## cordic_stage
module cordic_stage (clk, reset, X_i, Y_i, Z_i, X_O, Y_O, Z_O);
Size in the first run: ~98 I/O pins, roughly 58000 um2 of cells after synthesis.
==> flow/config.mk <==
export PLATFORM = sky130hd
export DESIGN_NAME = cordic_stage
export DESIGN_NICKNAME = cordic_stage
export VERILOG_FILES = /design/flow/design.v
export SDC_FILE = /design/flow/constraint.sdc
export NUM_CORES = 4
export LEC_CHECK = 0
export CAP_MARGIN = 10
export CELL_PAD_IN_SITES_DETAIL_PLACEMENT = 2
export CELL_PAD_IN_SITES_GLOBAL_PLACEMENT = 0
export CORE_MARGIN = 7
export CORE_UTILIZATION = 15
export CTS_CLUSTER_DIAMETER = 68
export CTS_CLUSTER_SIZE = 43
export GPL_ROUTABILITY_DRIVEN = 1
export GPL_TIMING_DRIVEN = 0
export MAX_ROUTING_LAYER = met4
export MIN_ROUTING_LAYER = met1
export PLACE_DENSITY_LB_ADDON = 0.07
export SLEW_MARGIN = 0
export TNS_END_PERCENT = 15
==> flow/constraint.sdc <==
create_clock -name core_clock -period 4.98 [get_ports {clk}]
set_input_delay 0.9960 -clock core_clock [delete_from_list [all_inputs] [get_ports {clk}]]
set_output_delay 0.9960 -clock core_clock [all_outputs]
set_load 0.01 [all_outputs]
run.sh (not shown) runs the stock make flow with config.mk's settings and CLKGATE_MAP_FILE=.
Next try:
- CTS_CLUSTER_SIZE: 43 -> 15
- HOLD_SLACK_MARGIN: not set -> 0.24
- PLACE_DENSITY_LB_ADDON: 0.07 -> 0.28
Worst setup slack is better by 0.21 ns.
Clock-buffer cell count went down by 29.
Area after synthesis stays the same.
Non-clock buffer count went down by 14.
Wire length went down by 17%.
Global-route usage went down by 2.3 points.
Next try:
- CAP_MARGIN: 10 -> 20
- CELL_PAD_IN_SITES_DETAIL_PLACEMENT: 2 -> not set
- CELL_PAD_IN_SITES_GLOBAL_PLACEMENT: 0 -> not set
- CORE_MARGIN: 7 -> 2
- CORE_UTILIZATION: 15 -> 70
- CTS_CLUSTER_DIAMETER: 68 -> not set
- CTS_CLUSTER_SIZE: 15 -> not set
- GPL_ROUTABILITY_DRIVEN: 1 -> not set
- GPL_TIMING_DRIVEN: 0 -> not set
- HOLD_SLACK_MARGIN: 0.24 -> not set
- MAX_ROUTING_LAYER: met4 -> not set
- MIN_ROUTING_LAYER: met1 -> not set
- PLACE_DENSITY_LB_ADDON: 0.28 -> not set
- SLEW_MARGIN: 0 -> 20
- TNS_END_PERCENT: 15 -> not set
- clock period: 4.98 -> 3.17 ns (I/O delays scaled with it)
With this change the flow reached the layout checks and failed them: setup timing.
Non-clock buffer count climbs by 177.
Hold slack loses 0.039 ns.
Cell count goes down by 31%.
Synthesized cell count does not change.
Clock-buffer cell count came out lower by 4.
Worst setup slack got worse by 0.48 ns.
Routed wire length decreases by 28%.
Sequential share of layout area rises by 0.72 points.

Setup of old:
cordic_stage again, from the RTL that the note above started with.
Settings: LEC_CHECK=0, ABC_AREA=1, CAP_MARGIN=20, CORE_MARGIN=2, CORE_UTILIZATION=72, CTS_CLUSTER_DIAMETER=400, CTS_CLUSTER_SIZE=99, PLACE_DENSITY=0.42, SLEW_MARGIN=20; clock period 1.39 ns.
As the logs show, old stopped at detailed placement after a tool error, so it never reached the end of the flow.
Input-level comparison between new and old:
- CTS_CLUSTER_DIAMETER removed (was 400)
- ABC_AREA removed (was 1)
- CTS_CLUSTER_SIZE removed (was 99)
- CORE_UTILIZATION changed from 72 to 52
- PLACE_DENSITY removed (was 0.42)
- the clock period (ns, I/O delays scaled along) changed from 1.39 to 3.52
==> results <==
Both conditions hold for new: the flow ran to the end and the final layout passed the timing, design-rule and antenna checks.
As of new, post-synthesis instance area had fallen by a few percent compared to old.
new — basic-gate share of the synthesized area counting and, or, nand and nor cells 4.4 points lower, old as reference
In the flow results for new and old, the synthesized cell count is larger on old.
Between old and new, the flow reports mean instance size in the synthesized netlist increasing by more than 10%.
Placement row count: new vs old up about 16%
old fits on a die that is smaller than the die of new.

== run 1 ==
cordic_stage again, from the RTL that the note above started with.
clock: 3.17 ns
lec_check: 0
cap_margin: 20
core_margin: 2
core_utilization: 72
cts_cluster_diameter: 25
cts_cluster_size: 32
setup_slack_margin: 0.44
slew_margin: 20
Run 1: aborted in global routing (5_1_grt) (tool error)
The inputs of run 2 differ from those of run 1 as listed below.
-- flow/config.mk --
<<< run 1, line 9
export CORE_MARGIN = 2
export CORE_UTILIZATION = 72
export CTS_CLUSTER_DIAMETER = 25
export CTS_CLUSTER_SIZE = 32
export SETUP_SLACK_MARGIN = 0.44
export SLEW_MARGIN = 20
>>> run 2, line 9
export CORE_MARGIN = 2
export CORE_UTILIZATION = 70
export PLACE_DENSITY = 0.35
export SETUP_SLACK_MARGIN = 0.92
export SLEW_MARGIN = 20
==> results <==
The final report for run 2 shows a completed flow and a layout that fails verification, specifically negative setup slack.
The lower cell resize tally after clock tree synthesis of run 2 and run 1 is in run 2.
Diff run 2 and run 1: number of placed instances, taps included lower in run 2
From run 1 to run 2 the numbers moved as follows: post-synthesis share of cell area spent on and-or and or-and gates level; synthesized cell count level; share of flip-flops with an asynchronous set or reset level.
Run 2: number of post-CTS setup repair buffers higher than run 1
Compared with run 1, die size in run 2 increased by a few percent.
Weighted congestion reported at the end of routability-driven placement went down slightly going from run 1 to run 2.
Core outline area (run 2 vs. run 1) increases by a few percent
Inputs modified between run 2 and run 3:
-- flow/config.mk --
<<< run 2, line 9
export CORE_MARGIN = 2
export CORE_UTILIZATION = 70
export PLACE_DENSITY = 0.35
export SETUP_SLACK_MARGIN = 0.92
export SLEW_MARGIN = 20
>>> run 3, line 9
export CORE_MARGIN = 2
export CORE_UTILIZATION = 72
export CTS_CLUSTER_DIAMETER = 29
export CTS_CLUSTER_SIZE = 32
export PLACE_DENSITY = 0.35
export SETUP_SLACK_MARGIN = 0.91
export SLEW_MARGIN = 20
## What came out
In run 2 the implementation completed, yet the final layout does not meet the checks, the culprit being negative setup slack. Tool error GRT-0232 stopped run 3 during global routing (5_1_grt); no final results. Relative to run 2, the half-perimeter wire length after placement of run 3 is higher by 0.54%. Comparing run 2 against run 3, there is no change at all in synthesized area divided by synthesized cell count. Changes observed in run 3 relative to run 2: area of the core region went down 0.0027 mm²; post-placement cell count now sits lower; pre-CTS setup slack went up by 0.086 ns. Run 3 -> run 2: number of placed I/O pins delta 0, exact match. Comparing run 3 against run 2, there is no change at all in synthesized area. Run 3 reports a lower area of the chip than run 2 does. Of run 2 and run 3, the lower initial cell density of the core belongs to run 2. From run 3 to run 2, multiplexer share of the synthesized area did not move at all.
#### Input delta (run 4 over run 3)
-- flow/config.mk --
<<< run 3, line 9
export CORE_MARGIN = 2
export CORE_UTILIZATION = 72
export CTS_CLUSTER_DIAMETER = 29
export CTS_CLUSTER_SIZE = 32
export PLACE_DENSITY = 0.35
export SETUP_SLACK_MARGIN = 0.91
export SLEW_MARGIN = 20
>>> run 4, line 9
export CORE_MARGIN = 2
export CORE_UTILIZATION = 70
export PLACE_DENSITY = 0.91
export SETUP_SLACK_MARGIN = 0.92
export SLEW_MARGIN = 20
- No final results exist for run 4, since it was stopped by error ODB-0269 during global routing (5_1_grt).
- Per the comparison of run 4 with run 3, sequential share of the synthesized area held steady, synthesized cell count held steady, average cell area after synthesis held steady.
- Reported for run 4 and run 3, count of pins on the block boundary turned out identical to the last digit.
- Worst slack at placement: higher on run 3
- TritonCTS buffer count ends up lower on run 4.
- | total placed instance area | higher: run 4 |
- The final reports for run 4 and run 3 show post-placement cell count higher in the former.
- Compared to run 3, run 4 was floorplanned on a bigger die.
